==> flow/design.v (excerpt) <==
module kmer_hash_top(
    input  logic        clk_out,
    input  logic        reset,         
    input  logic        in_valid,
    input  logic [7:0]  in_char,
    output logic        in_ready,
    output logic        out_valid,
    output logic [63:0] out_hash,
    output logic [5:0]  out_ldz,
    output logic [31:0] out_sum
);
    logic [247:0] data;
    logic [4:0]   count;
    logic         busy;
    logic         start;
    logic [61:0]  coded_kmer;  logic coded_ready;
    logic [61:0]  k_canon;     logic canon_ready;
    logic [63:0]  hash_result; logic hash_ready;
    logic [5:0]   ldz;         logic ldz_ready;
    logic [31:0]  sum_ldz;
    assign in_ready = ~busy;
    always_ff @(posedge clk_out) begin
        if(reset==0) begin
            data<=0;
            count<=0;
            busy<=0;
            start<=0;
        end
        else begin
            start<=0;
            if(in_valid && !busy) begin
                if(in_char==8'b0) begin
                    data<=0;
                    count<=0;
                end
                else begin
                    data[247:8]<=data[239:0];
                    data[7:0]<=in_char;
                    if(count>=30) begin
                        count<=31;
                        start<=1;
                        busy<=1;
                    end
                    else begin
                        count<=count+1;
                    end
                end
            end
            else if(hash_ready) begin
                busy<=0;
            end
        end
    end
    encode_fsm f1(.data(data), .clk_out(clk_out), .reset(reset), .start(start),
                  .coded_kmer(coded_kmer), .coded_ready(coded_ready));
    canonic_fsm f2(.clk_out(clk_out), .reset(reset), .coded_ready(coded_ready),
                   .coded_kmer(coded_kmer), .k_canon(k_canon), .canon_ready(canon_ready));
    k_canon_to_hash_result_velocidad_3pasos f3(.clk_out(clk_out), .reset(reset),
                   .canon_ready(canon_ready), .k_canon(k_canon),
  ...
Settings: LEC_CHECK=0, CAP_MARGIN=40, CORE_MARGIN=2, CORE_UTILIZATION=72, CTS_CLUSTER_DIAMETER=28, PLACE_DENSITY_LB_ADDON=0.2, SETUP_SLACK_MARGIN=1.76, SLEW_MARGIN=20; clock period 6.12 ns.
run.sh (not shown) runs the stock make flow with config.mk's settings and CLKGATE_MAP_FILE=.
The first run completed and failed the layout checks on max-capacitance violations, max-slew violations, negative setup slack.
Then changed:
Settings changed: CAP_MARGIN 40 to 20, CORE_UTILIZATION 72 to 40, CTS_CLUSTER_DIAMETER 28 to unset, PLACE_DENSITY_LB_ADDON 0.2 to unset, SETUP_SLACK_MARGIN 1.76 to unset.
Clock period 6.12 ns to 7.5 ns, I/O delays scaled along.
=> With this change the flow finished with timing, DRC and antenna clean; core utilization decreases by 43 points; cell area decreases by 8.3%; power decreases by 40%; die area increases by 79%; sequential power decreases by 19%; register-to-register slack improves by 1.3 ns; critical path depth decreases by 2; cell count increases by 7.0%; non-clock buffer count decreases by 559.
Then changed:
Settings changed: CELL_PAD_IN_SITES_DETAIL_PLACEMENT set to 0, CELL_PAD_IN_SITES_GLOBAL_PLACEMENT set to 2, CORE_MARGIN 2 to 4, CORE_UTILIZATION 40 to 71, GPL_ROUTABILITY_DRIVEN set to 1, MIN_ROUTING_LAYER set to met2, SETUP_SLACK_MARGIN set to 0.17, TNS_END_PERCENT set to 50.
The changed run failed in global placement without I/O, error GPL-0301.
Synthesized cell count is unchanged.
Die area is lower by 42%.
Area after synthesis is unchanged.
Then changed:
Settings changed: ABC_AREA set to 1, CELL_PAD_IN_SITES_DETAIL_PLACEMENT 0 to unset, CELL_PAD_IN_SITES_GLOBAL_PLACEMENT 2 to unset, CORE_ASPECT_RATIO set to 0.5, CORE_MARGIN 4 to 2, CTS_CLUSTER_SIZE set to 34, GPL_ROUTABILITY_DRIVEN 1 to unset, MAX_ROUTING_LAYER set to met4, MIN_ROUTING_LAYER met2 to unset, SETUP_SLACK_MARGIN 0.17 to unset, TNS_END_PERCENT 50 to unset.
Clock period 7.5 ns to 3.78 ns, I/O delays scaled along.
=> This time the run stopped in global routing with ODB-0269; die area drops by a few percent; synthesized area decreases slightly; synthesized cell count went up by a few percent.
Then changed:
Settings changed: ABC_AREA 1 to unset, CORE_ASPECT_RATIO 0.5 to unset, CORE_UTILIZATION 71 to 44, CTS_CLUSTER_SIZE 34 to unset, MAX_ROUTING_LAYER met4 to unset.
Clock period 3.78 ns to 5.96 ns, I/O delays scaled along.
Outcome:
- This time the run reached the layout checks and failed them: negative setup slack
- die size increases by well over a third
- synthesized cell count came out lower by a few percent
- synthesized area grows slightly
Then changed:
Settings changed: CELL_PAD_IN_SITES_GLOBAL_PLACEMENT set to 3, CORE_UTILIZATION 44 to 37, GPL_ROUTABILITY_DRIVEN set to 0, HOLD_SLACK_MARGIN set to 0.1, MAX_ROUTING_LAYER set to met4, PLACE_DENSITY set to 0.82.
The changed run finished with negative setup slack left.
Final cell count is higher by 4.7%.
Core utilization goes down by 7.8 points.
Final area rises by 1.0%.
No activity file was given, so power comes from the tool's default toggle rates.
